===== flow/design.v =====
module ALU(
	input logic [1:0] i_ALU_Op,
	input logic [15:0] i_ALU_1,
	input logic [15:0] i_ALU_2,
	output logic [15:0] o_ALU_out,
	output o_N,
	output o_Z
);
	logic [15:0] ALU_out_temp;
	assign o_ALU_out = ALU_out_temp;
	assign o_N = o_ALU_out[15];
	assign o_Z = (o_ALU_out == 16'b0);
	always_comb begin
		case(i_ALU_Op)
			2'b00: ALU_out_temp = i_ALU_1 + i_ALU_2;
			2'b01: ALU_out_temp = i_ALU_1 - i_ALU_2;
			2'b10: ALU_out_temp = 2*i_ALU_2;
			2'b11: ALU_out_temp = i_ALU_1;
		endcase
	end
endmodule
module RF(
	input i_RF_write,
	input clk,
	input rst,
	input logic [2:0] i_reg_y,
	input logic [2:0] i_reg_x,
	input logic [2:0] i_reg_w,
	input logic [15:0] i_data_w,
	output logic [15:0] o_data_1,
	output logic [15:0] o_data_2
);
	logic [15:0] r0;
	logic [15:0] r1;
	logic [15:0] r2;
	logic [15:0] r3;
	logic [15:0] r4;
	logic [15:0] r5;
	logic [15:0] r6;
	logic [15:0] r7;
	logic [15:0] data_temp_1;
	logic [15:0] data_temp_2;
	assign o_data_1 = data_temp_1;
	assign o_data_2 = data_temp_2;
	always_comb begin
		case(i_reg_x)
			3'b000: data_temp_1 = r0;
			3'b001: data_temp_1 = r1;
			3'b010: data_temp_1 = r2;
			3'b011: data_temp_1 = r3;
			3'b100: data_temp_1 = r4;
			3'b101: data_temp_1 = r5;
			3'b110: data_temp_1 = r6;
			3'b111: data_temp_1 = r7;
		endcase
		case(i_reg_y)
			3'b000: data_temp_2 = r0;
			3'b001: data_temp_2 = r1;
			3'b010: data_temp_2 = r2;
			3'b011: data_temp_2 = r3;
			3'b100: data_temp_2 = r4;
			3'b101: data_temp_2 = r5;
			3'b110: data_temp_2 = r6;
			3'b111: data_temp_2 = r7;
		endcase
	end
	always_ff @(posedge clk or posedge rst) begin
		if(rst) begin
			r0 = 16'b0;
			r1 = 16'b0;
			r2 = 16'b0;
			r3 = 16'b0;
			r4 = 16'b0;
			r5 = 16'b0;
			r6 = 16'b0;
			r7 = 16'b0;
		end else begin 
			if(i_RF_write) begin
				case(i_reg_w)
					3'b000: r0 = i_data_w;
					3'b001: r1 = i_data_w;
					3'b010: r2 = i_data_w;
					3'b011: r3 = i_data_w;
					3'b100: r4 = i_data_w;
					3'b101: r5 = i_data_w;
					3'b110: r6 = i_data_w;
					3'b111: r7 = i_data_w;
				endcase
			end
		end
	end
endmodule
module datapath(
	input rst,
	input clk, 
	input logic [15:0] i_mem_rddata,
	input logic i_PC_write,
	input logic i_Addr_sel,
	input logic i_mem_wr,
	input logic i_MDR_load,
	input logic i_IR_load,
	input logic i_OpA_sel,
	input logic i_OpAB_load,
	input logic [1:0] i_ALU_1_sel,
	input logic [1:0] i_ALU_2_sel,
	input logic [1:0] i_ALUop_sel,
	input logic i_ALU_out,
	input logic i_RF_write,
	input logic i_Reg_in,
	input logic i_Flag_write,
	input logic i_RF_write_call,
	input logic i_mov_hi,
	output logic o_N,
	output logic o_Z,
	output logic [3:0] o_instr,
	output logic [15:0] o_mem_wrdata,
	output logic [15:0] o_mem_addr,
	output logic o_mem_rd,
	output logic o_mem_wr,
	output logic o_imm
);
	logic [15:0] ALU_in1;
	logic [15:0] ALU_in2;
	logic [15:0] ALU_out; 
	logic N_temp; 
	logic Z_temp;
	ALU ALU_inst(
		.i_ALU_Op(i_ALUop_sel),
		.i_ALU_1(ALU_in1),
		.i_ALU_2(ALU_in2),
		.o_ALU_out(ALU_out), 
		.o_Z(Z_temp),
		.o_N(N_temp)
	);
	always @ (posedge clk or posedge rst) begin 
		if (rst) begin 
			o_N <= 0;
			o_Z <= 0;
		end 
		else begin 
			if (i_Flag_write) begin 
				o_N <= N_temp; 
				o_Z <= Z_temp; 
			end 
		end 
	end 
	logic [2:0] reg_y;
	logic [2:0] reg_x; 
	logic [2:0] reg_w;
	logic [15:0] data_w; 
	logic [15:0] data_1;
	logic [15:0] data_2; 
	RF RF_inst (
		.i_RF_write(i_RF_write),
		.clk(clk),
		.rst(rst),
		.i_reg_y(reg_y),
		.i_reg_x(reg_x),
		.i_reg_w(reg_w),
		.i_data_w(data_w),
		.o_data_1(data_1),
		.o_data_2(data_2)
	); 
	logic [15:0] PC;
	logic [15:0] IR;
	logic [15:0] MDR; 
	logic [7:0] imm8; 
	logic [10:0] imm11; 
	logic [15:0] opA;
	logic [15:0] opB;
	logic [15:0] ALU_out_reg;
	logic [15:0] imm8_reg, imm11_reg; 
	assign imm8 = IR[15:8];
	assign imm11 = IR[15:5];
	assign imm8_reg = $signed(imm8);
	assign imm11_reg = {imm11[10], imm11[10], imm11[10], imm11[10], imm11, 1'b0};
	assign o_mem_addr = i_Addr_sel ? PC : opB;
	assign reg_x = i_OpA_sel ? 3'd1 : IR[7:5];
	assign reg_y = IR[10:8];
	assign reg_w = i_RF_write_call ? 3'b111 : reg_x;
	assign data_w = i_Reg_in ? MDR : ALU_out_reg;
	assign o_instr = IR[3:0];
	assign o_imm = IR[4]; 
	assign o_mem_wrdata = opA;
	always_comb begin
		case(i_ALU_1_sel) 
			2'b00: ALU_in1 = PC;
			2'b01: ALU_in1 = opA;
			2'b11: ALU_in1 = 16'b0;
			default: ALU_in1 = 1'b0;
		endcase
		case(i_ALU_2_sel)
			2'b00: ALU_in2 = opB;
			2'b01: ALU_in2 = 16'd2;
			2'b10: ALU_in2 = imm8_reg;
			2'b11: ALU_in2 = imm11_reg;
		endcase
	end
	always_ff @ (posedge clk) begin 
		if (rst) begin
			PC <= 16'b0; 
			IR <= 16'b0; 
			MDR <= 16'b0;
			opA <= 16'b0;
			opB <= 16'b0;
			ALU_out_reg <= 16'b0;
		end
		if(i_PC_write) PC <= ALU_out;
		if(i_IR_load) IR <= i_mem_rddata;
		if(i_OpAB_load) begin
			opA <= data_1;
			opB <= data_2;
		end
		if(i_MDR_load) MDR <= i_mem_rddata;
		if(i_ALU_out) begin
			if(i_mov_hi) ALU_out_reg <= {imm8,opA[7:0]};
			else ALU_out_reg <= ALU_out;
		end
	end 
endmodule
module control(
	input rst,
	input clk, 
	input i_N,
	input i_Z,
	input [3:0] i_instr,
	input i_imm,
	input i_mem_wait,  
	input i_mem_rddatavalid,  
	output logic o_PC_write,
	output logic o_Addr_sel,
	output logic o_mem_rd,
	output logic o_mem_wr,
	output logic o_MDR_load,
	output logic o_IR_load,
	output logic o_OpA_sel,
	output logic o_OpAB_load,
	output logic [1:0] o_ALU_1_sel,
	output logic [1:0] o_ALU_2_sel,
	output logic [1:0] o_ALUop_sel,
	output logic o_ALU_out,
	output logic o_RF_write,
	output logic o_RF_write_call,
	output logic o_Reg_in,
	output logic o_Flag_write,
	output logic o_mov_hi
);
	enum int unsigned 
	{ 
		S_RESET,
		S_FETCH,
		S_DECODE,
		S_ADD_ADDI,
		S_SAVE_MULTIPLY,
		S_LOAD_OPB,
		S_SAVE_PC,
		S_SAVE_REG,
		S_SUB_SUBI_CMP_CMPI,
		S_LD,
		S_LD_SAVE,
		S_LD_SAVE2,		
		S_ST,
		S_MV_MVI_MVHI,
		S_JR_JZ_JN,
		S_JR_JZ_JN_IMM,
		S_CALL,
		S_SAVE_REG_PC,
		S_FETCH_JMP_CALL,
		S_RX_TO_PC,
		S_DATA,
		S_SAVE_REG_PC_2,
		S_JUMP_TO_PC
	} state, nextstate;
	always_ff @ (posedge clk or posedge rst) begin
		if(rst) state <= S_RESET;
		else state <= nextstate;
	end 
	always_comb begin
		nextstate = state;
		o_PC_write = 1'b0;
		o_Addr_sel = 1'b0;
		o_mem_rd = 1'b0;
		o_mem_wr = 1'b0;
		o_MDR_load = 1'b0;
		o_IR_load = 1'b0;
		o_OpA_sel = 1'b0;
		o_OpAB_load = 1'b0;
		o_ALU_1_sel = 2'b0;
		o_ALU_2_sel = 2'b0;
		o_ALUop_sel= 2'b0;
		o_ALU_out = 1'b0;
		o_RF_write = 1'b0;
		o_Reg_in = 1'b0;
		o_Flag_write = 1'b0;
		o_RF_write_call = 1'b0;
		o_mov_hi = 1'b0;
		case(state)
			S_RESET: begin
				nextstate = S_FETCH;
			end
			S_FETCH: begin
				o_PC_write = ~i_mem_wait;  
				o_Addr_sel = 1'b1;
				o_mem_rd = 1'b1;    
				o_ALU_2_sel = 2'b01;
				nextstate = i_mem_wait ? state : S_DATA;
			end
			S_DATA: begin 
				o_IR_load = 1'b1;
				nextstate = i_mem_rddatavalid ? S_DECODE : state;
			end 
			S_DECODE: begin
				o_OpAB_load = 1'b1;
				if(i_instr == 4'b0001) 
					nextstate = S_ADD_ADDI;
				else if(i_instr == 4'b0010 | i_instr == 4'b0011)
					nextstate = S_SUB_SUBI_CMP_CMPI;
				else if(i_instr == 4'b0100)
					nextstate = S_LD;
				else if(i_instr == 4'b0101)
					nextstate = S_ST;
				else if(i_instr == 4'b0000 | i_instr == 4'b0110)
					nextstate = S_MV_MVI_MVHI;
				else if(i_instr == 4'b1000 | i_instr == 4'b1001 | i_instr == 4'b1010)
					nextstate = S_JR_JZ_JN;
				else if(i_instr == 4'b1100)
					nextstate = S_CALL;
			end
			S_ADD_ADDI: begin 
				if (i_imm) o_ALU_2_sel = 2'b10; 
				o_ALU_1_sel = 2'b01;
				o_ALU_out = 1'b1;
				o_Flag_write = 1'b1;
				nextstate = S_SAVE_REG;
			end 
			S_SAVE_REG: begin 
				o_RF_write = 1'b1;
				nextstate = S_FETCH;
			end 
			S_SAVE_MULTIPLY: begin 
				o_ALU_2_sel = 2'b11;
				o_ALU_out = 1'b1;
				o_ALUop_sel = 2'b10;
				nextstate = S_SAVE_REG_PC; 
			end 
			S_SAVE_REG_PC: begin
				o_RF_write = 1'b1;
				nextstate = S_LOAD_OPB;
			end
			S_LOAD_OPB: begin
				o_OpAB_load = 1'b1;
				nextstate = S_SAVE_PC;
			end
			S_SAVE_PC: begin
				o_PC_write = 1'b1;
				nextstate = S_FETCH;
			end
			S_SUB_SUBI_CMP_CMPI: begin 
				if (i_imm) begin 
					o_ALU_1_sel = 2'b01; 
					o_ALU_2_sel = 2'b10; 
					o_ALUop_sel = 2'b01; 
					o_ALU_out = 1'b1; 
					o_Flag_write = 1'b1; 
					if (i_instr == 4'b0010)
						nextstate = S_SAVE_REG; 
					else if (i_instr == 4'b0011)
						nextstate = S_FETCH; 
				end else begin 
					o_ALU_1_sel = 2'b01; 
					o_ALUop_sel = 2'b01; 
					o_ALU_out = 1'b1; 
					o_Flag_write = 1'b1; 
					if (i_instr == 4'b0010)
						nextstate = S_SAVE_REG; 
					else if (i_instr == 4'b0011)
						nextstate = S_FETCH; 
				end
			end 
			S_LD: begin 
				o_mem_rd = 1'b1;  
				nextstate = i_mem_wait ? state : S_LD_SAVE; 
			end
			S_LD_SAVE: begin
				o_MDR_load = 1'b1;
				nextstate = i_mem_rddatavalid ? S_LD_SAVE2 : state;
			end
			S_LD_SAVE2: begin 
				o_ALU_out = 1'b1;
				o_RF_write = 1'b1;
				o_Reg_in = 1'b1;
				nextstate = S_FETCH; 
			end 
			S_ST: begin
				o_mem_wr = 1'b1;  
				nextstate = i_mem_wait ? state : S_FETCH; 
			end
			S_MV_MVI_MVHI: begin
				if(i_instr == 4'b0000) begin
					if(i_imm) o_ALU_2_sel = 2'b10;
					else o_ALU_2_sel = 2'b00;
					o_ALU_1_sel = 2'b11;  
					o_ALUop_sel = 2'b00;
					o_ALU_out = 1'b1;
					nextstate = S_SAVE_REG;
				end 
				else if(i_instr == 4'b0110 && i_imm) begin
					o_mov_hi = 1'b1;
					o_ALUop_sel = 2'b00;
					o_ALU_out = 1'b1;
					nextstate = S_SAVE_REG;	
				end 
			end
			S_FETCH_JMP_CALL: begin
				o_PC_write = 1'b1;
				o_ALU_1_sel = 2'b00;
				o_ALU_2_sel = 2'b11;
				o_ALU_out = 1'b1;
				nextstate = S_FETCH; 
			end
			S_JR_JZ_JN: begin
				if(i_instr == 4'b1000) begin
					if(i_imm) nextstate = S_FETCH_JMP_CALL;
					else begin
						o_PC_write = 1'b1;
						o_ALU_1_sel = 2'b01;
						o_ALUop_sel = 2'b11;
						nextstate = S_FETCH;
					end
				end
				if(i_instr == 4'b1001) begin
					if(i_Z) begin
						if(i_imm) nextstate = S_FETCH_JMP_CALL;
						else begin
							o_PC_write = 1'b1;
							o_ALU_1_sel = 2'b01;
							o_ALUop_sel = 2'b11;
							nextstate =  S_FETCH;
						end
					end
					else nextstate = S_FETCH;
				end
				if(i_instr == 4'b1010) begin
					if(i_N) begin
						if(i_imm) nextstate = S_FETCH_JMP_CALL;
						else begin
							o_PC_write = 1'b1;
							o_ALU_1_sel = 2'b01;
							o_ALUop_sel = 2'b11;
							nextstate =  S_FETCH;
						end
					end
					else nextstate = S_FETCH;
				end
			end
			S_CALL: begin
				o_ALU_1_sel = 1'b0;
				o_ALUop_sel = 2'b11;
				o_ALU_out = 1'b1;
				nextstate = S_SAVE_REG_PC_2;
			end
			S_SAVE_REG_PC_2: begin
				o_RF_write = 1'b1;
				o_RF_write_call = 1'b1;
				if(i_imm) nextstate = S_FETCH_JMP_CALL;
				else nextstate = S_RX_TO_PC;
			end
			S_RX_TO_PC: begin
				o_PC_write = 1'b1;
				o_ALU_1_sel = 2'b01;
				nextstate = S_FETCH;
			end
		endcase
	end
endmodule
module cpu(
	input clk,
	input reset,
	input logic [15:0] i_mem_rddata,
	input logic i_mem_wait,  
	input logic i_mem_rddatavalid,  
	output logic [15:0] o_mem_wrdata,
	output logic [15:0] o_mem_addr,
	output logic o_mem_rd,
	output logic o_mem_wr
);
	logic PC_write;
	logic Addr_sel;
	logic mem_rd;
	logic mem_wr;
	logic MDR_load;
	logic IR_load;
	logic OpA_sel;
	logic OpAB_load;
	logic [1:0] ALU_1_sel;
	logic [1:0] ALU_2_sel;
	logic [1:0] ALUop_sel;
	logic ALU_out;
	logic RF_write;
	logic Reg_in;
	logic Flag_write;
	logic RF_write_call;
	logic mov_hi;
	logic N, Z, imm;
	logic [3:0] instr;
	datapath data(
		.rst(reset),
		.clk(clk), 
		.i_mem_rddata(i_mem_rddata),
		.i_PC_write(PC_write),
		.i_Addr_sel(Addr_sel),
		.i_mem_wr(mem_wr),
		.i_MDR_load(MDR_load),
		.i_IR_load(IR_load),
		.i_OpA_sel(OpA_sel),
		.i_OpAB_load(OpAB_load),
		.i_ALU_1_sel(ALU_1_sel),
		.i_ALU_2_sel(ALU_2_sel),
		.i_ALUop_sel(ALUop_sel),
		.i_ALU_out(ALU_out),
		.i_RF_write(RF_write),
		.i_Reg_in(Reg_in),
		.i_Flag_write(Flag_write),
		.i_RF_write_call(RF_write_call),
		.i_mov_hi(mov_hi),
		.o_N(N),
		.o_Z(Z),
		.o_instr(instr),
		.o_mem_wrdata(o_mem_wrdata),
		.o_mem_addr(o_mem_addr),
		.o_mem_rd(mem_rd),
		.o_mem_wr(mem_wr),
		.o_imm(imm)
	);
	control control(
		.rst(reset),
		.clk(clk),
		.i_N(N),
		.i_Z(Z),
		.i_instr(instr),
		.i_imm(imm),
		.i_mem_wait(i_mem_wait),
		.i_mem_rddatavalid(i_mem_rddatavalid),  
		.o_PC_write(PC_write),
		.o_Addr_sel(Addr_sel),
		.o_mem_rd(o_mem_rd),
		.o_mem_wr(o_mem_wr),
		.o_MDR_load(MDR_load),
		.o_IR_load(IR_load),
		.o_OpA_sel(OpA_sel),
		.o_OpAB_load(OpAB_load),
		.o_ALU_1_sel(ALU_1_sel),
		.o_ALU_2_sel(ALU_2_sel),
		.o_ALUop_sel(ALUop_sel),
		.o_ALU_out(ALU_out),
		.o_RF_write(RF_write),
		.o_Reg_in(Reg_in),
		.o_Flag_write(Flag_write),
		.o_RF_write_call(RF_write_call),
		.o_mov_hi(mov_hi)
	);
endmodule

===== flow/config.mk =====
export PLATFORM = sky130hd
export DESIGN_NAME = cpu
export DESIGN_NICKNAME = cpu
export VERILOG_FILES = /design/flow/design.v
export SDC_FILE = /design/flow/constraint.sdc
export NUM_CORES = 4
export LEC_CHECK = 0
export ABC_AREA = 1
export CAP_MARGIN = 0
export CORE_MARGIN = 2
export CORE_UTILIZATION = 71
export CTS_CLUSTER_DIAMETER = 324
export CTS_CLUSTER_SIZE = 17
export PLACE_DENSITY_LB_ADDON = 0.06
export SETUP_SLACK_MARGIN = 0.42
export SLEW_MARGIN = 20

===== flow/run.sh =====
#!/bin/bash
# the make line also repeats each setting of config.mk as NAME=value (left out here)
make -C /OpenROAD-flow-scripts/flow DESIGN_CONFIG=/design/flow/config.mk WORK_HOME=/design/flow/orfs CLKGATE_MAP_FILE= finish

===== flow/constraint.sdc =====
create_clock -name core_clock -period 2.61 [get_ports {clk}]
set_input_delay 0.5220 -clock core_clock [delete_from_list [all_inputs] [get_ports {clk}]]
set_output_delay 0.5220 -clock core_clock [all_outputs]
set_load 0.01 [all_outputs]

==> run_results.csv, run 1 <==
group,metric,value,unit
run_status,status,"did not finish",
run_status,haltStage,"global routing (5_1_grt)",
run_status,tool.error,"[ERROR GRT-0232] Routing congestion too high. Check the congestion heatmap in the GUI.",
synthesis,synthSimpleGateAreaFrac,20.95,%
synthesis,synth.area.mux_share,0,%
placed_design,port_buffers,53,
synthesis,area_leaders,"dfrtp_1 (28%), edfxtp_1 (22%), nand2_1 (11%)",
synthesis,compound_area_share,16.65,%
clock_network,clock_sinks,243,
global_routing,grt-ovfl-total,552,
synthesis,yosysChipArea,12970,um2
clock_network,cts_buffers,18,
synthesis,ys_sh_xor,1.351,%
global_routing,grt_util_all_layers,92.72,%
die,num_io_pins,54,
die,die_y,139.1,um
synthesis,ys_warn_count,4,
clock_network,postCtsHoldBufs,0,
synthesis,top_cell_area_share,28.17,%
die,coreArea,17960,um2
clock_network,h-tree-depth,1,
placed_design,dpl.hpwl,30740,um
synthesis,netlist_area,12970,um2
synthesis,synth_stat.cells,1568,
synthesis,yosysUniqueCellTypes,52,
clock_network,clockBufferDepth,3,
synthesis,numSynthFlops,243,
die,dieArea,19360,um2
synthesis,ys.flop_type,"dfrtp_1",
synthesis,synth.avg_cell_area,8.270,um2
die,initCoreUtil,72.19,%
placed_design,place.gp.congestion,1.002,
synthesis,edf_count,96,
synthesis,ys_seq_share,50.61,%
die,dieWidth,139.1,um
synthesis,common_cells,"nand2_1 (379), inv_1 (219), dfrtp_1 (146)",
synthesis,async_flop_share,60.49,%
synthesis,synthMostInstantiatedCell,"nand2_1",
synthesis,synth_top_cell_by_area,"dfrtp_1",
die,row_count,49,
synthesis,synth_nets,1605,
synthesis,synthTopLogicFamily,"simple AND/OR/NAND/NOR gates",
synthesis,adder_share,1.698,%
synthesis,netlist_instances,1568,
clock_network,cts_root_buf,"clkbuf_16",
through the flow:
| stage | std cells | setup slack [ns] | total power [mW] | instance area, um2 |
|---|---|---|---|---|
| after global placement | 1973 | -1.257 | 18.55 | 15130 |
| after CTS | 2036 | -1.351 | 22.72 | 16300 |
| after detailed placement | 1973 | -1.414 | 19.04 | 15130 |
| after floorplan | 1568 | -1.922 | 13.64 | 13090 |
metal layers:
metal | track usage, % | GRT overflow
met5 | 47.37 | 0
met2 | 105.2 | 290
met3 | 80.28 | 17
met1 | 89.90 | 8
met4 | 102.2 | 237
repair_timing:
item,in CTS
resized,188
endpoints found under the setup margin,117
buffers inserted,33
pin swaps,56
==> run 2: changes to the inputs <==
- ABC_AREA: 1 -> 0
- CAP_MARGIN: 0 -> 20
- CELL_PAD_IN_SITES_GLOBAL_PLACEMENT: default -> 2
- CORE_ASPECT_RATIO: default -> 0.76
- CORE_MARGIN: 2 -> 9
- CORE_UTILIZATION: 71 -> 30
- CTS_CLUSTER_DIAMETER: 324 -> default
- CTS_CLUSTER_SIZE: 17 -> default
- GPL_ROUTABILITY_DRIVEN: default -> 1
- GPL_TIMING_DRIVEN: default -> 0
- MAX_ROUTING_LAYER: default -> met5
- MIN_ROUTING_LAYER: default -> met2
- PLACE_DENSITY_LB_ADDON: 0.06 -> default
- SETUP_SLACK_MARGIN: 0.42 -> -0.09
- clock period: 2.61 -> 3.37 ns (I/O delays scaled with it)
==> run 2 against run 1 <==
Net effect: now fails the layout checks on negative setup slack; synthesized area increased by 2.1%; die size increased to 2.7 times the previous value; synthesized cell count decreased by 11%.
==> run_results.csv, run 2 <==
group,metric,value,unit
power_and_ir_drop,pg_clk,3.57,mW
synthesis,adder_share,1.738,%
power_and_ir_drop,p_leak,6.833,nW
synthesis,synth.area.mux_share,8.465,%
power_and_ir_drop,top_power_group,"combinational logic",
final_timing,setup_slack,-1.575,ns
placed_design,dp_worst_setup_slack,-2.726,ns
detailed_routing,drt_iter0_markers,2343,
final_timing,slew_violations,0,
power_and_ir_drop,power.density,1188,nW/um2
synthesis,numSynthFlops,243,
final_timing,setup_tns,-28.67,ns
clock_network,clk_pin_slew,0.06,ns
critical_path,reg2reg_depth,20,
power_and_ir_drop,ir_drop,0.5175,mV
synthesis,ys_sh_xor,1.455,%
synthesis,netlist_instances,1398,
power_and_ir_drop,p_seq,5.38,mW
detailed_routing,via_count,16150,
final_timing,clock_skew,0.02307,ns
final_layout,area_growth,29.92,%
placed_design,port_buffers,53,
final_layout,nNetsFinal,1583,
clock_network,cts_tree,"yes",
flow_run,max-cap-violations,0,
die,dieArea,52110,um2
synthesis,synth_stat.cells,1398,
synthesis,top_cell_area_share,27.59,%
run_status,status,"finished with violations",
hold_path,min_from,"data.RF_inst.r1[2]",
critical_path,cp_slowest_cell,"nor4b_4",
critical_path,required,3.90,ns
die,die_y,201.2,um
clock_network,clock_sinks,243,
critical_path,cp.arrival,5.48,ns
critical_path,critical_path.cell_chain,"buf_4 > nand3b_1 > a2111oi_4 > nor2_4 > clkbuf_8 > nand2_1 > buf_8 > nor2_2 > a21oi_4 > ha_4 > nor2b_4 > o31ai_4 > nand2b_1 > a21oi_2 > xnor2_1 > mux2i_2 > nand3_1 > or3_4 > nor4b_4 > a32o_1",
run_status,violations,"negative setup slack",
hold_path,holdPathEnd,"data.RF_inst.r1[2]",
critical_path,worstReg2RegStart,"data.IR[2]",
synthesis,synth_nets,1435,
global_routing,grt-ovfl-total,0,
hold_path,hold_path_class,"flip-flop to flip-flop",
critical_path,cp_slowest_stage_delay,0.52,ns
power_and_ir_drop,pwr-share-comb,56.2,%
synthesis,area_leaders,"dfrtp_1 (28%), edfxtp_1 (22%), a21oi_1 (5.7%)",
clock_network,cts_buffers,28,
detailed_routing,route.detailed.drc,0,
synthesis,netlist_area,13240,um2
critical_path,r2r_slack,-1.58,ns
final_timing,hold_viol,0,
final_timing,post-route-period-util,146.7,%
die,row_count,66,
flow_run,openroad.warnings,29,
power_and_ir_drop,p_comb,11.5,mW
synthesis,async_flop_share,60.49,%
die,dieWidth,259.0,um
synthesis,synthMostInstantiatedCell,"nor2_1",
clock_network,h-tree-depth,1,
global_routing,grt_pass1_vias,18380,
synthesis,compound_area_share,18.76,%
synthesis,synthTopLogicFamily,"AND-OR/OR-AND gates",
detailed_routing,dr.pass1.iters,10,
detailed_routing,vias_per_cell,7.503,
power_and_ir_drop,p_int,11.46,mW
global_routing,grt_max_degree,33,
final_layout,layout.cells.non_filler,2153,
detailed_routing,ant_nets,0,
global_routing,antenna_found_initial,2,
final_timing,max_freq,202.2,MHz
die,num_io_pins,54,
synthesis,ys.flop_type,"dfrtp_1",
power_and_ir_drop,clkPwrFrac,17.4,%
synthesis,common_cells,"nor2_1 (195), a21oi_1 (152), nand2_1 (150)",
detailed_routing,wl_per_cell,29.09,um
critical_path,cp-end-kind,"flip-flop",
clock_network,insertion_delay,0.60,ns
critical_path,startpoint_type,"flip-flop",
critical_path,setup.worst_path.start,"data.IR[2]",
synthesis,synth.avg_cell_area,9.473,um2
synthesis,yosysUniqueCellTypes,69,
synthesis,synthSimpleGateAreaFrac,16.41,%
critical_path,timing.rr.end,"data.o_Z",
global_routing,grt_pass1_wl,89380,um
clock_network,clockBufferDepth,3,
final_timing,fin_crit,4.945,ns
final_timing,rsz0062_at_grt,"true",
hold_path,hold_path_depth,2,
final_timing,slew_headroom,20.97,%
synthesis,synth_top_cell_by_area,"dfrtp_1",
critical_path,critPathBufInv,3,
die,coreArea,43190,um2
final_timing,tightest_slew,1.185,ns
synthesis,edf_count,96,
detailed_routing,drt-total-wl,62630,um
placed_design,dpl.hpwl,43850,um
critical_path,cp_num_cells,20,
placed_design,place.gp.congestion,0.9644,
clock_network,cts_root_buf,"clkbuf_16",
synthesis,ys_warn_count,4,
synthesis,yosysChipArea,13240,um2
final_timing,setup_viol,46,
placed_design,dp.cells,2036,
power_and_ir_drop,switchingPower,8.983,mW
die,initCoreUtil,30.67,%
critical_path,crit_path_max_fanout,10,
global_routing,grt_util_all_layers,35.52,%
critical_path,crit_family,"simple AND/OR/NAND/NOR gates",
critical_path,critPathKind,"flip-flop to flip-flop",
critical_path,crit_end,"data.o_Z",
power_and_ir_drop,p_seq_share,26.3,%
power_and_ir_drop,switching_share,43.93,%
synthesis,ys_seq_share,49.55,%
[run 2: layer usage]
metal	global-route usage [%]	share of wire [%]	vias to the layer above
li1	-	-	5300
met1	-	0	5517
met2	35.39	43	4809
met3	55.47	48	481
met4	6.090	7.1	47
met5	21.53	2.1	-
[run 2: area by class of cell]
type / instances / area, um2
antenna: 8 / 20.02
buffer: 86 / 421.7
clock buffer: 39 / 823.3
clock inverter: 12 / 211.5
fill: 4346 / 25980
inverter: 32 / 127.6
multi-input combinational: 1031 / 7121
sequential: 243 / 6564
tap: 578 / 723.2
timing repair buffer: 124 / 1195
[run 2: repair_timing]
action | CTS | global route
pin swaps | 52 | 35
buffers inserted | 50 | 16
hold buffers | 0 | 0
endpoints found under the hold margin | 0 | 0
setup endpoints to repair | 112 | 187
gates resized | 111 | 103
[run 2: metrics by stage]
step / power (mW) / utilization [%] / area (um2) / hold slack [ns]
final: 20.45 / 39.84 / 17210 / 0.4824
after global routing: 21.43 / 39.82 / 17200 / 0.5131
after CTS: 18.84 / 38.54 / 16640 / 0.4825
after detailed placement: 13.24 / 34.25 / 14790 / 0.4459
after global placement: 13.18 / 33.94 / 14660 / 0.4542
after floorplan: 10.28 / - / 13400 / 0.3880
==> run 3: changes to the inputs <==
- ABC_AREA: 0 -> default
- CELL_PAD_IN_SITES_GLOBAL_PLACEMENT: 2 -> default
- CORE_ASPECT_RATIO: 0.76 -> default
- CORE_MARGIN: 9 -> 10
- CORE_UTILIZATION: 30 -> 19
- CTS_CLUSTER_DIAMETER: default -> 358
- CTS_CLUSTER_SIZE: default -> 12
- GPL_ROUTABILITY_DRIVEN: 1 -> default
- MIN_ROUTING_LAYER: met2 -> default
- PLACE_DENSITY_LB_ADDON: default -> 0.12
- SETUP_SLACK_MARGIN: -0.09 -> default
- SLEW_MARGIN: 20 -> 15
- clock period: 3.37 -> 5.3 ns (I/O delays scaled with it)
==> run 3 against run 2 <==
Net effect: clock-buffer cell count fell by 2; cell area fell by 6.5%; total power fell by 48%; critical endpoint is now data.ALU_out_reg[15]; clock power fell by 54%; the run now finishes clean; combinational power fell by 52%; first-iteration DRC count fell by 58%.
==> run_results.csv, run 3 <==
group,metric,value,unit
detailed_routing,ant_nets,0,
critical_path,startpoint_type,"flip-flop",
die,initCoreUtil,19.24,%
synthesis,synthSimpleGateAreaFrac,16.41,%
global_routing,grt_max_degree,33,
critical_path,setup.worst_path.start,"control.state[2]",
final_layout,flop_area,6563,um2
critical_path,required,5.57,ns
synthesis,async_flop_share,60.49,%
synthesis,ys_seq_share,49.55,%
final_timing,whs,0.4847,ns
power_and_ir_drop,top_power_group,"combinational logic",
critical_path,cp_slowest_cell,"clkbuf_1",
clock_network,h-tree-depth,1,
synthesis,netlist_instances,1398,
synthesis,numSynthFlops,243,
die,dieArea,80660,um2
detailed_routing,via_count,11480,
detailed_routing,antennaDiodeCount,0,
synthesis,netlist_area,13240,um2
critical_path,r2r_slack,0.23,ns
final_timing,tightest_slew,1.068,ns
placed_design,dp.cells,2393,
die,num_io_pins,54,
final_timing,setup_viol,0,
detailed_routing,dr.pass1.iters,5,
die,coreArea,68830,um2
critical_path,cp-end-kind,"flip-flop",
placed_design,place.gp.congestion,0.8575,
flow_run,openroad.warnings,26,
clock_network,cts_tree,"yes",
die,dieWidth,284.0,um
power_and_ir_drop,pg_clk,1.66,mW
placed_design,port_buffers,53,
flow_run,max-cap-violations,0,
hold_path,holdPathEnd,"data.RF_inst.r1[3]",
synthesis,yosysChipArea,13240,um2
clock_network,insertion_delay,0.56,ns
final_timing,slew_violations,0,
power_and_ir_drop,p_total,10.57,mW
placed_design,postPlaceCellArea,15130,um2
power_and_ir_drop,p_seq_share,32.1,%
power_and_ir_drop,pwr-share-comb,52.2,%
synthesis,synth_nets,1435,
placed_design,dp_worst_setup_slack,-0.6054,ns
synthesis,compound_area_share,18.76,%
synthesis,ys_warn_count,4,
clock_network,clock_sinks,243,
critical_path,crit_end,"data.ALU_out_reg[15]",
final_layout,final_area,16090,um2
critical_path,cp.arrival,5.34,ns
detailed_routing,drt-total-wl,59580,um
power_and_ir_drop,p_comb,5.52,mW
final_timing,hold_viol,0,
synthesis,area_leaders,"dfrtp_1 (28%), edfxtp_1 (22%), a21oi_1 (5.7%)",
final_timing,setup_slack,0.2311,ns
global_routing,gr-usage-met3,2.337,%
die,die_y,284.0,um
clock_network,postCtsHoldBufs,0,
die,row_count,96,
detailed_routing,route.detailed.drc,0,
critical_path,cp_num_cells,17,
power_and_ir_drop,switching_share,45.73,%
power_and_ir_drop,clkPwrFrac,15.7,%
global_routing,grt_util_all_layers,14.21,%
power_and_ir_drop,p_int,5.738,mW
hold_path,hold_path_class,"flip-flop to flip-flop",
critical_path,critPathBufInv,2,
final_layout,utilization,23.38,%
power_and_ir_drop,switchingPower,4.835,mW
critical_path,reg2reg_depth,17,
synthesis,yosysUniqueCellTypes,69,
synthesis,common_cells,"nor2_1 (195), a21oi_1 (152), nand2_1 (150)",
clock_network,cts_buffers,24,
power_and_ir_drop,ir_drop,0.2985,mV
synthesis,synth.area.mux_share,8.465,%
global_routing,use_met2,23.88,%
global_routing,grt_pass1_vias,11590,
critical_path,critPathKind,"flip-flop to flip-flop",
detailed_routing,drt_iter0_markers,976,
final_timing,slew_headroom,26.79,%
final_timing,clock_skew,0.02537,ns
global_routing,use_met1,18.49,%
critical_path,worstReg2RegStart,"control.state[2]",
final_timing,setup_tns,0,ns
synthesis,synth.avg_cell_area,9.473,um2
final_timing,fin_crit,5.069,ns
critical_path,cp_slowest_stage_delay,0.56,ns
synthesis,ys.flop_type,"dfrtp_1",
clock_network,clk_pin_slew,0.06,ns
synthesis,synth_top_cell_by_area,"dfrtp_1",
clock_network,clockBufferDepth,3,
global_routing,grt-ovfl-total,0,
synthesis,synthMostInstantiatedCell,"nor2_1",
critical_path,critical_path.cell_chain,"clkbuf_1 > or3_1 > nor3_2 > clkbuf_1 > nand2_1 > nand2_1 > ha_1 > nor2b_1 > o31ai_2 > a211oi_2 > nor2_1 > a21oi_2 > a31o_2 > or2_2 > mux2i_2 > xnor2_2 > a211oi_2",
detailed_routing,wl_per_cell,24.41,um
global_routing,grt_pass1_wl,85240,um
power_and_ir_drop,power.density,657.1,nW/um2
hold_path,hold_path_depth,2,
synthesis,synthTopLogicFamily,"AND-OR/OR-AND gates",
critical_path,timing.rr.end,"data.ALU_out_reg[15]",
final_layout,nNetsFinal,1535,
power_and_ir_drop,p_seq,3.39,mW
power_and_ir_drop,p_leak,6.185,nW
synthesis,synth_stat.cells,1398,
critical_path,crit_path_max_fanout,10,
clock_network,cts_root_buf,"clkbuf_16",
synthesis,adder_share,1.738,%
final_layout,layout.cells.non_filler,2441,
final_timing,post-route-period-util,95.64,%
placed_design,dpl.hpwl,44370,um
global_routing,top_usage_layer,"met2",
global_routing,antenna_found_initial,2,
synthesis,edf_count,96,
final_timing,max_freq,197.3,MHz
synthesis,ys_sh_xor,1.455,%
final_layout,combGateArea,6442,um2
final_layout,area_growth,21.49,%
run_status,status,"no timing/DRC/antenna violations",
final_layout,fillCellCount,7486,
detailed_routing,vias_per_cell,4.704,
synthesis,top_cell_area_share,27.59,%
critical_path,crit_family,"simple AND/OR/NAND/NOR gates",
hold_path,min_from,"data.RF_inst.r1[3]",
run 3: layer usage:
| layer | routed length (um) | part of all wire [%] |
|---|---|---|
| met5 | 27 | 0.045 |
| met4 | 1786 | 3.0 |
| met3 | 2913 | 4.9 |
| met2 | 28370 | 48 |
| met1 | 26490 | 44 |
run 3: cell type report:
| cell class | count | area share, % |
|---|---|---|
| plain buffers | 91 | 2.201 |
| clock buffers | 37 | 4.168 |
| clock inverters | 1 | 0.06998 |
| inverters | 32 | 0.7698 |
| multi-input cells | 1031 | 40.04 |
| flip-flops and latches | 243 | 40.79 |
| well taps | 931 | 7.240 |
| repair buffers | 75 | 4.728 |
run 3: what timing repair did:
action,CTS,global route
buffers inserted,3,7
pin swaps,2,10
endpoints found under the setup margin,19,9
resized,17,28
==> run 4: changes to the inputs <==
- CORE_MARGIN: 10 -> 2
- CORE_UTILIZATION: 19 -> 66
- CTS_CLUSTER_DIAMETER: 358 -> default
- CTS_CLUSTER_SIZE: 12 -> default
- GPL_TIMING_DRIVEN: 0 -> default
- MAX_ROUTING_LAYER: met5 -> default
- PLACE_DENSITY_LB_ADDON: 0.12 -> default
- SLEW_MARGIN: 15 -> 20
- clock period: 5.3 -> 2.85 ns (I/O delays scaled with it)
==> run 4 against run 3 <==
Net effect: the layout now fails its checks (negative setup slack); non-clock buffer count rose by 104; synthesized cell count unchanged; via count grew 10%; first-iteration DRC count up 73%; global-route usage increased by 28 points; die size decreased by 74%; wire length down 24%; clock-buffer cell count fell by 3; critical path depth grew 3; largest cell class is now combinational gates; highest routed layer unchanged.
==> run_results.csv, run 4 <==
group,metric,value,unit
run_status,status,"finished with violations",
run_status,violations,"negative setup slack",
final_timing,slew_headroom,42.30,%
placed_design,dp.cells,1825,
synthesis,ys_warn_count,4,
critical_path,crit_end,"data.o_Z",
synthesis,synthTopLogicFamily,"AND-OR/OR-AND gates",
final_timing,fin_crit,4.493,ns
die,dieArea,21220,um2
detailed_routing,via_count,12670,
synthesis,common_cells,"nor2_1 (195), a21oi_1 (152), nand2_1 (150)",
synthesis,ys_seq_share,49.55,%
synthesis,netlist_area,13240,um2
synthesis,synth.area.mux_share,8.465,%
synthesis,top_cell_area_share,27.59,%
die,die_y,145.7,um
final_timing,setup_viol,32,
synthesis,netlist_instances,1398,
synthesis,synth_top_cell_by_area,"dfrtp_1",
final_timing,clock_skew,0.01803,ns
synthesis,synth.avg_cell_area,9.473,um2
detailed_routing,dr.pass1.iters,7,
critical_path,cp_slowest_stage_delay,0.45,ns
final_layout,layout.cells.non_filler,1887,
power_and_ir_drop,clkPwrFrac,14.1,%
clock_network,cts_root_buf,"clkbuf_16",
synthesis,edf_count,96,
clock_network,clock_sinks,243,
power_and_ir_drop,pg_clk,3.15,mW
clock_network,cts_buffers,25,
final_timing,rsz0062_at_grt,"true",
clock_network,clockBufferDepth,3,
power_and_ir_drop,ir_drop,0.8137,mV
clock_network,h-tree-depth,1,
synthesis,synth_stat.cells,1398,
power_and_ir_drop,p_leak,7.185,nW
die,num_io_pins,54,
detailed_routing,route.detailed.drc,0,
power_and_ir_drop,p_total,22.35,mW
power_and_ir_drop,p_seq_share,28.1,%
hold_path,hold_path_class,"input port to async pin",
die,initCoreUtil,67.61,%
global_routing,grt-ovfl-total,0,
detailed_routing,vias_per_cell,6.714,
critical_path,crit_path_max_fanout,8,
global_routing,antenna_found_initial,2,
critical_path,r2r_slack,-1.64,ns
critical_path,worstReg2RegStart,"data.IR[1]",
final_layout,nNetsFinal,1640,
detailed_routing,ant_nets,0,
final_timing,post-route-period-util,157.6,%
synthesis,numSynthFlops,243,
global_routing,grt_util_all_layers,42.28,%
die,row_count,51,
placed_design,dpl.hpwl,30260,um
synthesis,synthMostInstantiatedCell,"nor2_1",
critical_path,setup.worst_path.start,"data.IR[1]",
die,coreArea,19590,um2
final_timing,max_freq,222.6,MHz
critical_path,crit_family,"AND-OR/OR-AND gates",
synthesis,yosysChipArea,13240,um2
power_and_ir_drop,switchingPower,9.208,mW
critical_path,reg2reg_depth,20,
critical_path,cp_num_cells,20,
synthesis,compound_area_share,18.76,%
synthesis,adder_share,1.738,%
final_timing,hold_viol,0,
clock_network,insertion_delay,0.53,ns
placed_design,port_buffers,53,
detailed_routing,drt-total-wl,45440,um
power_and_ir_drop,switching_share,41.19,%
power_and_ir_drop,p_comb,12.9,mW
clock_network,cts_tree,"yes",
final_timing,setup_slack,-1.643,ns
power_and_ir_drop,p_seq,6.28,mW
global_routing,grt_pass1_wl,70020,um
synthesis,synth_nets,1435,
power_and_ir_drop,power.density,1325,nW/um2
final_timing,slew_violations,0,
die,dieWidth,145.7,um
synthesis,yosysUniqueCellTypes,69,
global_routing,grt_pass1_vias,12520,
critical_path,cp_slowest_cell,"or3b_4",
critical_path,critPathKind,"flip-flop to flip-flop",
power_and_ir_drop,top_power_group,"combinational logic",
global_routing,grt_max_degree,129,
critical_path,cp_common_cell,"buf_4",
synthesis,ys_sh_xor,1.455,%
clock_network,postCtsHoldBufs,0,
final_timing,tightest_slew,0.8414,ns
synthesis,async_flop_share,60.49,%
power_and_ir_drop,pwr-share-comb,57.8,%
critical_path,required,3.26,ns
clock_network,clk_pin_slew,0.06,ns
critical_path,startpoint_type,"flip-flop",
critical_path,cp.arrival,4.90,ns
synthesis,ys.flop_type,"dfrtp_1",
synthesis,area_leaders,"dfrtp_1 (28%), edfxtp_1 (22%), a21oi_1 (5.7%)",
critical_path,timing.rr.end,"data.o_Z",
final_layout,area_growth,27.42,%
detailed_routing,drt_iter0_markers,1689,
power_and_ir_drop,p_int,13.14,mW
flow_run,max-cap-violations,0,
placed_design,place.gp.congestion,0.9886,
critical_path,critPathBufInv,2,
flow_run,openroad.warnings,34,
critical_path,cp-end-kind,"flip-flop",
detailed_routing,wl_per_cell,24.08,um
critical_path,critical_path.cell_chain,"or3b_4 > o21a_4 > a32oi_2 > nand2_2 > nor4_4 > nand3_2 > o21ai_2 > xor2_1 > ha_1 > buf_4 > nand4_1 > a211oi_2 > nor2_1 > a21oi_2 > a31o_2 > nand2_1 > mux2i_4 > xnor2_2 > buf_4 > a32o_1",
synthesis,synthSimpleGateAreaFrac,16.41,%
-- run 4: repair_timing --
action	CTS	global route
endpoints found under the setup margin	33	33
gates resized	46	49
setup buffers	14	8
pin swaps	21	31
-- run 4: per-layer routing --
layer / GRT usage [%] / share of wire (%) / vias up
met1: 56.48 / 36 / 6066
met5: 0 / 0.022 / -
met4: 15.59 / 4.5 / 2
met2: 70.12 / 48 / 976
met3: 7.429 / 12 / 174
li1: - / - / 5452
-- run 4: layout make-up --
cell class | count | area [um2]
inverters | 32 | 123.9
repair buffers | 270 | 2218
flip-flops and latches | 243 | 6563
multi-input cells | 1031 | 6850
fillers | 1034 | 2715
clock inverters | 11 | 82.58
clock buffers | 34 | 703.2
well taps | 265 | 331.6
diodes | 1 | 2.502
-- run 4: metrics by stage --
| step | setup TNS (ns) | cell area, um2 | hold slack (ns) | worst slack, ns | util, % |
|---|---|---|---|---|---|
| after floorplan | -112.01 | 13410 | 0.3880 | -1.608 | - |
| after global placement | -31.98 | 15500 | 0.4632 | -1.547 | 79.13 |
| after detailed placement | -34.32 | 15500 | 0.4717 | -1.625 | 79.13 |
| after CTS | -33.40 | 16590 | 0.3333 | -1.529 | 84.70 |
| after global routing | -40.54 | 16870 | 0.3549 | -1.814 | 86.13 |
| final | -35.98 | 16870 | 0.3388 | -1.643 | 86.14 |
==> run 5: changes to the inputs <==
- CAP_MARGIN: 20 -> 5
- CELL_PAD_IN_SITES_DETAIL_PLACEMENT: default -> 2
- CORE_UTILIZATION: 66 -> 37
- CTS_CLUSTER_SIZE: default -> 89
- GPL_ROUTABILITY_DRIVEN: default -> 0
- MIN_ROUTING_LAYER: default -> met2
- PLACE_DENSITY_LB_ADDON: default -> 0.01
- SLEW_MARGIN: 20 -> 0
- TNS_END_PERCENT: default -> 75
- clock period: 2.85 -> 3.65 ns (I/O delays scaled with it)
==> run 5 against run 4 <==
Net effect: utilization down 37 points; hold slack improved by 0.15 ns; via count is 36% higher; worst setup slack better by 0.23 ns; clock power is 5% lower; critical endpoint is now data.ALU_out_reg[14]; synthesized area unchanged; clock skew is 0.0097 ns higher; first-iteration DRC count increased by 88%; still fails the layout checks on negative setup slack; cell area increased by 2.6%; synthesized cell count unchanged; sequential cell count stayed put; fmax is 11% lower.
==> run_results.csv, run 5 <==
group,metric,value,unit
final_timing,hold_viol,0,
synthesis,ys_warn_count,4,
power_and_ir_drop,p_seq_share,25.8,%
synthesis,synth_top_cell_by_area,"dfrtp_1",
synthesis,synth.area.mux_share,8.465,%
hold_path,holdPathEnd,"data.RF_inst.r1[2]",
power_and_ir_drop,p_total,19.32,mW
critical_path,critPathKind,"flip-flop to flip-flop",
critical_path,critical_path.cell_chain,"or3b_4 > o21a_4 > a32oi_2 > nand2_2 > buf_4 > buf_4 > o41ai_2 > xor2_1 > ha_2 > o21a_1 > o31ai_2 > a221oi_2 > a21o_1 > a21o_1 > a21oi_2 > xnor2_1 > mux2i_2 > buf_4 > a211oi_2",
final_timing,slew_violations,0,
synthesis,yosysChipArea,13240,um2
clock_network,cts_buffers,30,
power_and_ir_drop,p_seq,4.99,mW
hold_path,hold_path_class,"flip-flop to flip-flop",
clock_network,postCtsHoldBufs,0,
die,row_count,69,
final_timing,slew_headroom,14.09,%
synthesis,synthTopLogicFamily,"AND-OR/OR-AND gates",
synthesis,adder_share,1.738,%
flow_run,openroad.warnings,31,
critical_path,timing.rr.end,"data.ALU_out_reg[14]",
critical_path,crit_family,"AND-OR/OR-AND gates",
detailed_routing,ant_nets,0,
detailed_routing,drt-total-wl,61830,um
clock_network,insertion_delay,0.60,ns
power_and_ir_drop,p_comb,11.3,mW
clock_network,clockBufferDepth,3,
synthesis,top_cell_area_share,27.59,%
global_routing,grt_pass1_wl,84100,um
flow_run,max-cap-violations,0,
die,initCoreUtil,37.42,%
synthesis,numSynthFlops,243,
detailed_routing,route.detailed.drc,0,
critical_path,required,4.09,ns
final_timing,clock_skew,0.02776,ns
detailed_routing,dr.pass1.iters,10,
global_routing,grt_max_degree,129,
run_status,status,"finished with violations",
synthesis,yosysUniqueCellTypes,69,
final_timing,setup_viol,30,
power_and_ir_drop,switchingPower,8.801,mW
synthesis,ys_sh_xor,1.455,%
die,coreArea,35400,um2
hold_path,hold_path_depth,2,
synthesis,ys_seq_share,49.55,%
critical_path,cp_slowest_stage_delay,0.50,ns
placed_design,postPlaceCellArea,15410,um2
placed_design,dpl.hpwl,37860,um
critical_path,crit_path_max_fanout,5,
power_and_ir_drop,p_leak,7.192,nW
final_timing,max_freq,197.4,MHz
final_layout,nNetsFinal,1631,
clock_network,clk_pin_slew,0.07,ns
synthesis,edf_count,96,
detailed_routing,vias_per_cell,8.220,
final_timing,fin_crit,5.066,ns
power_and_ir_drop,switching_share,45.56,%
critical_path,cp_num_cells,19,
critical_path,crit_end,"data.ALU_out_reg[14]",
power_and_ir_drop,p_int,10.52,mW
critical_path,reg2reg_depth,19,
critical_path,r2r_slack,-1.42,ns
synthesis,compound_area_share,18.76,%
critical_path,cp_common_cell,"buf_4",
clock_network,cts_tree,"yes",
clock_network,clock_sinks,243,
die,dieArea,37320,um2
synthesis,netlist_area,13240,um2
critical_path,critPathBufInv,3,
detailed_routing,drt_iter0_markers,3178,
final_layout,area_growth,30.69,%
final_layout,final_area,17310,um2
clock_network,cts_root_buf,"clkbuf_16",
critical_path,cp.arrival,5.50,ns
final_timing,setup_tns,-28.19,ns
power_and_ir_drop,clkPwrFrac,15.4,%
clock_network,h-tree-depth,1,
synthesis,area_leaders,"dfrtp_1 (28%), edfxtp_1 (22%), a21oi_1 (5.7%)",
synthesis,async_flop_share,60.49,%
critical_path,worstReg2RegStart,"data.IR[0]",
synthesis,synthMostInstantiatedCell,"nor2_1",
final_timing,post-route-period-util,138.8,%
detailed_routing,wl_per_cell,29.60,um
synthesis,common_cells,"nor2_1 (195), a21oi_1 (152), nand2_1 (150)",
final_timing,tightest_slew,1.253,ns
power_and_ir_drop,pg_clk,2.98,mW
synthesis,ys.flop_type,"dfrtp_1",
critical_path,cp_slowest_cell,"or3b_4",
global_routing,antenna_found_initial,2,
synthesis,netlist_instances,1398,
power_and_ir_drop,top_power_group,"combinational logic",
global_routing,grt_pass1_vias,19300,
detailed_routing,via_count,17170,
run_status,violations,"negative setup slack",
die,die_y,193.2,um
power_and_ir_drop,ir_drop,1.197,mV
global_routing,grt-ovfl-total,0,
global_routing,grt_util_all_layers,45.85,%
synthesis,synth.avg_cell_area,9.473,um2
synthesis,synth_stat.cells,1398,
synthesis,synthSimpleGateAreaFrac,16.41,%
power_and_ir_drop,power.density,1116,nW/um2
power_and_ir_drop,pwr-share-comb,58.8,%
final_timing,setup_slack,-1.416,ns
final_timing,rsz0062_at_grt,"true",
hold_path,min_from,"data.RF_inst.r1[2]",
critical_path,setup.worst_path.start,"data.IR[0]",
die,num_io_pins,54,
critical_path,cp-end-kind,"flip-flop",
placed_design,port_buffers,53,
synthesis,synth_nets,1435,
critical_path,startpoint_type,"flip-flop",
die,dieWidth,193.2,um
run 5: timing repair:
action                                  CTS  global route
endpoints found under the setup margin   29            29
buffers inserted                         21            11
gates resized                           104            49
pin swaps                                56            44
cloned                                    1             0
run 5: area by class of cell:
class | instances | area (um2)
Clock buffer | 45 | 868.3
Antenna cell | 15 | 37.54
Fill cell | 3657 | 18090
Clock inverter | 6 | 62.56
Inverter | 32 | 123.9
Sequential cell | 243 | 6563
Timing Repair Buffer | 255 | 2097
Tap cell | 461 | 576.8
Multi-Input combinational cell | 1032 | 6980
run 5: layer usage:
layer  vias up  part of all wire (%)  wire length, um  track usage, %
met5         -                   1.4              874           16.18
met4        40                    12             7174           13.02
met3       762                    38            23670           57.09
met2      5362                    49            30120           55.88
met1      5608                     0                0               -
li1       5400                     -                -               -
run 5: metrics by stage:
step	setup slack, ns	utilization, %	std cells	hold WS [ns]
2_1_floorplan	-0.8298	-	1398	0.3880
3_3_place_gp	-0.9704	43.52	1996	0.4633
3_5_place_dp	-1.095	43.52	1996	0.4784
4_1_cts	-0.7817	47.86	2065	0.4909
5_1_grt	-1.453	48.90	2089	0.5302
6_report	-1.416	48.90	2089	0.4892
==> run 6: changes to the inputs <==
- ABC_AREA: default -> 1
- CAP_MARGIN: 5 -> 20
- CELL_PAD_IN_SITES_DETAIL_PLACEMENT: 2 -> default
- CORE_UTILIZATION: 37 -> 72
- CTS_CLUSTER_SIZE: 89 -> default
- GPL_ROUTABILITY_DRIVEN: 0 -> default
- MIN_ROUTING_LAYER: met2 -> default
- PLACE_DENSITY: default -> 0.65
- PLACE_DENSITY_LB_ADDON: 0.01 -> default
- SETUP_SLACK_MARGIN: default -> 0.71
- SLEW_MARGIN: 0 -> 20
- TNS_END_PERCENT: 75 -> default
- clock period: 3.65 -> 3.12 ns (I/O delays scaled with it)
==> run 6 against run 5 <==
Net effect: critical path type unchanged; via count decreased by 12%; register-to-register slack improved by 0.28 ns; still fails the layout checks on negative setup slack; utilization increased by 45 points; combinational power increased by about 20%; cell area decreased by 3.4%; clock skew decreased by 0.0056 ns; clock power increased by 16%; non-clock buffer count increased by 2; critical endpoint is now data.ALU_out_reg[15].
==> run_results.csv, run 6 <==
group,metric,value,unit
final_layout,nNetsFinal,1826,
synthesis,synth_top_cell_by_area,"dfrtp_1",
clock_network,clockBufferDepth,3,
critical_path,crit_family,"simple AND/OR/NAND/NOR gates",
synthesis,top_cell_area_share,28.17,%
hold_path,hold_path_class,"input port to async pin",
global_routing,grt_pass1_vias,13290,
global_routing,antenna_found_initial,1,
detailed_routing,via_count,15150,
synthesis,synth.area.mux_share,0,%
critical_path,critPathBufInv,2,
synthesis,yosysUniqueCellTypes,52,
power_and_ir_drop,switchingPower,10.19,mW
critical_path,startpoint_type,"flip-flop",
power_and_ir_drop,p_leak,7.580,nW
final_timing,setup_slack,-1.136,ns
power_and_ir_drop,pg_clk,3.47,mW
final_timing,hold_viol,0,
final_timing,rsz0062_at_grt,"true",
synthesis,ys_seq_share,50.61,%
critical_path,critPathKind,"flip-flop to flip-flop",
synthesis,netlist_instances,1568,
clock_network,cts_buffers,26,
synthesis,adder_share,1.698,%
flow_run,openroad.warnings,33,
final_timing,tightest_slew,0.8326,ns
synthesis,synth_stat.cells,1568,
critical_path,cp_num_cells,25,
final_timing,whs,0.4919,ns
critical_path,r2r_slack,-1.14,ns
power_and_ir_drop,p_int,12.14,mW
synthesis,synthTopLogicFamily,"simple AND/OR/NAND/NOR gates",
synthesis,netlist_area,12970,um2
placed_design,place.gp.congestion,0.9871,
synthesis,compound_area_share,16.65,%
die,row_count,49,
clock_network,postCtsHoldBufs,0,
die,num_io_pins,54,
power_and_ir_drop,clkPwrFrac,15.5,%
global_routing,grt_max_degree,127,
detailed_routing,dr.pass1.iters,13,
die,die_y,138.2,um
power_and_ir_drop,p_seq,5.73,mW
critical_path,timing.rr.end,"data.ALU_out_reg[15]",
critical_path,cp-end-kind,"flip-flop",
final_timing,setup_tns,-24.00,ns
critical_path,worstReg2RegStart,"data.IR[2]",
final_timing,max_freq,235.0,MHz
synthesis,synthSimpleGateAreaFrac,20.95,%
critical_path,setup.worst_path.start,"data.IR[2]",
power_and_ir_drop,p_comb,13.1,mW
detailed_routing,vias_per_cell,7.434,
critical_path,cp_slowest_stage_delay,0.45,ns
synthesis,async_flop_share,60.49,%
final_timing,clock_skew,0.02213,ns
global_routing,grt-ovfl-total,0,
final_timing,slew_headroom,43.06,%
synthesis,ys_sh_xor,1.351,%
clock_network,cts_root_buf,"clkbuf_16",
clock_network,insertion_delay,0.55,ns
run_status,violations,"negative setup slack",
power_and_ir_drop,top_power_group,"combinational logic",
synthesis,ys_warn_count,4,
detailed_routing,ant_nets,0,
critical_path,cp_slowest_cell,"edfxtp_1",
critical_path,required,3.40,ns
die,initCoreUtil,72.68,%
synthesis,synth.avg_cell_area,8.270,um2
synthesis,synthMostInstantiatedCell,"nand2_1",
detailed_routing,route.detailed.drc,0,
critical_path,crit_end,"data.ALU_out_reg[15]",
critical_path,cp_common_cell,"nand2_2",
power_and_ir_drop,switching_share,45.65,%
final_layout,area_growth,28.97,%
detailed_routing,drt_iter0_markers,3325,
final_timing,setup_viol,32,
synthesis,edf_count,96,
critical_path,crit_path_max_fanout,4,
clock_network,clock_sinks,243,
run_status,status,"finished with violations",
clock_network,h-tree-depth,1,
detailed_routing,antennaDiodeCount,0,
global_routing,grt_util_all_layers,47.69,%
power_and_ir_drop,power.density,1335,nW/um2
synthesis,area_leaders,"dfrtp_1 (28%), edfxtp_1 (22%), nand2_1 (11%)",
final_timing,slew_violations,0,
synthesis,ys.flop_type,"dfrtp_1",
die,dieArea,19100,um2
critical_path,cp.arrival,4.54,ns
synthesis,numSynthFlops,243,
die,coreArea,17840,um2
detailed_routing,wl_per_cell,27.66,um
global_routing,grt_pass1_wl,71370,um
placed_design,dpl.hpwl,29860,um
die,dieWidth,138.2,um
power_and_ir_drop,ir_drop,1.965,mV
synthesis,common_cells,"nand2_1 (379), inv_1 (219), dfrtp_1 (146)",
clock_network,cts_tree,"yes",
power_and_ir_drop,pwr-share-comb,58.8,%
clock_network,clk_pin_slew,0.08,ns
detailed_routing,drt-total-wl,56370,um
synthesis,synth_nets,1605,
final_timing,post-route-period-util,136.4,%
power_and_ir_drop,p_seq_share,25.7,%
critical_path,reg2reg_depth,25,
final_timing,fin_crit,4.256,ns
placed_design,port_buffers,53,
synthesis,yosysChipArea,12970,um2
flow_run,max-cap-violations,0,
-- run 6: metrics by stage --
stage	cells	power [mW]	cell area [um2]	utilization [%]	setup slack, ns
6_report	2038	22.33	16720	93.74	-1.136
5_1_grt	2038	22.98	16720	93.74	-1.310
4_1_cts	2010	19.40	16060	90.03	-0.9075
3_5_place_dp	1944	15.66	14920	83.65	-0.9140
3_3_place_gp	1944	15.24	14920	83.65	-0.7565
2_1_floorplan	1568	11.41	13090	-	-1.514
-- run 6: layer usage --
layer	up-vias	GRT usage [%]	routed length [um]
met5	-	0	102
met2	1915	76.34	23040
met3	771	9.595	9972
li1	5718	-	-
met1	6742	61.10	16360
met4	4	27.87	6895
-- run 6: layout make-up --
| cell class | instances | area, um2 |
|---|---|---|
| Multi-Input combinational cell | 1032 | 5819 |
| Fill cell | 546 | 1117 |
| Clock inverter | 16 | 214.0 |
| Timing Repair inverter | 1 | 5.005 |
| Sequential cell | 243 | 6564 |
| Tap cell | 229 | 286.5 |
| Inverter | 228 | 884.6 |
| Clock buffer | 32 | 714.4 |
| Timing Repair Buffer | 257 | 2236 |
-- run 6: what timing repair did --
item	in CTS	in global routing
cloned	0	2
buffers inserted	18	26
endpoints found under the hold margin	0	0
gates resized	55	123
endpoints found under the setup margin	111	130
pin swaps	7	45
==> run 7: changes to the inputs <==
- CTS_CLUSTER_SIZE: default -> 39
- PLACE_DENSITY: 0.65 -> default
- PLACE_DENSITY_LB_ADDON: default -> 0.06
- SETUP_SLACK_MARGIN: 0.71 -> 1.15
- clock period: 3.12 -> 3.87 ns (I/O delays scaled with it)
==> run 7 against run 6 <==
Net effect: still fails the layout checks on negative setup slack; sequential power down about 20%; utilization down 5.2 points; combinational power down 31%; cell count down 4.0%; non-clock buffer count down 81; synthesized cell count unchanged; hold slack worse by 0.021 ns; first-iteration DRC count down 14%; critical path type unchanged; highest routed layer unchanged.
==> run_results.csv, run 7 <==
group,metric,value,unit
placed_design,place.gp.congestion,1.039,
critical_path,cp_num_cells,27,
synthesis,common_cells,"nand2_1 (379), inv_1 (219), dfrtp_1 (146)",
synthesis,synthTopLogicFamily,"simple AND/OR/NAND/NOR gates",
power_and_ir_drop,p_seq_share,28.5,%
detailed_routing,drt_iter0_markers,2864,
synthesis,synthSimpleGateAreaFrac,20.95,%
final_timing,tightest_slew,0.9209,ns
critical_path,reg2reg_depth,27,
synthesis,synth_nets,1605,
critical_path,required,4.15,ns
global_routing,grt_pass1_vias,12600,
clock_network,cts_buffers,26,
detailed_routing,vias_per_cell,7.010,
placed_design,dpl.hpwl,28180,um
critical_path,crit_path_max_fanout,4,
hold_path,hold_path_class,"flip-flop to flip-flop",
clock_network,cts_tree,"yes",
synthesis,synth_stat.cells,1568,
detailed_routing,dr.pass1.iters,12,
power_and_ir_drop,clkPwrFrac,15.3,%
power_and_ir_drop,ir_drop,1.234,mV
detailed_routing,drt-total-wl,48310,um
global_routing,antenna_found_initial,2,
detailed_routing,via_count,13710,
critical_path,timing.rr.end,"data.ALU_out_reg[11]",
die,dieArea,19100,um2
die,num_io_pins,54,
synthesis,synthMostInstantiatedCell,"nand2_1",
clock_network,h-tree-depth,1,
final_timing,slew_headroom,38.46,%
placed_design,dp_worst_setup_slack,-0.2424,ns
power_and_ir_drop,p_comb,9.00,mW
final_timing,rsz0062_at_grt,"true",
power_and_ir_drop,switchingPower,7.377,mW
critical_path,critPathBufInv,5,
die,initCoreUtil,72.68,%
global_routing,grt_util_all_layers,45.78,%
synthesis,ys.flop_type,"dfrtp_1",
critical_path,r2r_slack,-0.40,ns
critical_path,cp-end-kind,"flip-flop",
synthesis,yosysUniqueCellTypes,52,
critical_path,cp_common_cell,"nor2_2",
detailed_routing,wl_per_cell,24.70,um
power_and_ir_drop,p_seq,4.56,mW
power_and_ir_drop,pg_clk,2.44,mW
die,dieWidth,138.2,um
synthesis,netlist_instances,1568,
synthesis,ys_seq_share,50.61,%
critical_path,cp_slowest_stage_delay,0.45,ns
flow_run,max-cap-violations,0,
synthesis,ys_warn_count,4,
final_timing,hold_viol,0,
clock_network,postCtsHoldBufs,0,
detailed_routing,route.detailed.drc,0,
synthesis,edf_count,96,
synthesis,numSynthFlops,243,
run_status,violations,"negative setup slack",
flow_run,openroad.warnings,29,
power_and_ir_drop,power.density,1012,nW/um2
synthesis,synth.area.mux_share,0,%
final_timing,fin_crit,4.273,ns
clock_network,clock_sinks,243,
final_layout,fillCellCount,836,
synthesis,synth_top_cell_by_area,"dfrtp_1",
clock_network,cts_root_buf,"clkbuf_16",
synthesis,adder_share,1.698,%
synthesis,area_leaders,"dfrtp_1 (28%), edfxtp_1 (22%), nand2_1 (11%)",
global_routing,grt_max_degree,63,
critical_path,cp.arrival,4.55,ns
die,die_y,138.2,um
hold_path,hold_path_depth,0,
synthesis,compound_area_share,16.65,%
final_timing,slew_violations,0,
critical_path,worstReg2RegStart,"data.IR[1]",
final_timing,setup_viol,15,
power_and_ir_drop,pwr-share-comb,56.2,%
final_timing,setup_tns,-3.693,ns
power_and_ir_drop,p_int,8.618,mW
hold_path,min_from,"control.state[1]",
run_status,status,"finished with violations",
global_routing,grt_pass1_wl,68100,um
detailed_routing,ant_nets,0,
clock_network,insertion_delay,0.56,ns
synthesis,yosysChipArea,12970,um2
critical_path,setup.worst_path.start,"data.IR[1]",
critical_path,startpoint_type,"flip-flop",
power_and_ir_drop,top_power_group,"combinational logic",
power_and_ir_drop,p_leak,7.148,nW
final_timing,setup_slack,-0.4032,ns
global_routing,grt-ovfl-total,0,
hold_path,holdPathEnd,"control.state[11]",
final_timing,clock_skew,0.02406,ns
synthesis,async_flop_share,60.49,%
power_and_ir_drop,switching_share,46.12,%
synthesis,netlist_area,12970,um2
die,row_count,49,
clock_network,clk_pin_slew,0.07,ns
die,coreArea,17840,um2
clock_network,clockBufferDepth,3,
final_layout,area_growth,21.85,%
final_timing,max_freq,234.0,MHz
critical_path,crit_family,"simple AND/OR/NAND/NOR gates",
critical_path,cp_slowest_cell,"edfxtp_1",
final_timing,post-route-period-util,110.4,%
synthesis,top_cell_area_share,28.17,%
critical_path,crit_end,"data.ALU_out_reg[11]",
final_layout,nNetsFinal,1745,
critical_path,critPathKind,"flip-flop to flip-flop",
placed_design,port_buffers,53,
synthesis,ys_sh_xor,1.351,%
synthesis,synth.avg_cell_area,8.270,um2
==> run 7: repair_timing <==
action	CTS	global route
gates resized	54	66
setup buffers	30	10
gates cloned	0	2
pin swaps	22	32
setup endpoints to repair	47	63
==> run 7: metal layers <==
metal	vias to the layer above	track usage, %	wire (um)
met3	493	10.29	7630
met5	-	2.757	83
li1	5553	-	-
met4	4	28.25	4851
met2	1509	71.96	20760
met1	6153	58.19	14990
==> run 7: stage by stage <==
stage          cell area, um2  instances  total power [mW]  hold slack, ns  utilization, %
6_report                15800       1956             16.00          0.4704           88.57
5_1_grt                 15800       1955             16.55          0.4509           88.55
4_1_cts                 15460       1943             14.63          0.4683           86.63
3_5_place_dp            14270       1867             11.71          0.4553           79.99
3_3_place_gp            14270       1867             11.41          0.4483           79.99
2_1_floorplan           13090       1568             9.197          0.3746               -
==> run 7: cell type report <==
class / count / area (um2) / share of cell area [%]
Tap cell: 229 / 286.5 / 1.813
Timing Repair Buffer: 176 / 1556 / 9.850
Clock inverter: 7 / 70.07 / 0.4434
Antenna cell: 1 / 2.502 / 0.01584
Timing Repair inverter: 1 / 7.507 / 0.04751
Inverter: 228 / 877.1 / 5.551
Multi-Input combinational cell: 1032 / 5698 / 36.06
Clock buffer: 39 / 739.5 / 4.680
Sequential cell: 243 / 6564 / 41.54
Power and IR drop assume default switching activity.
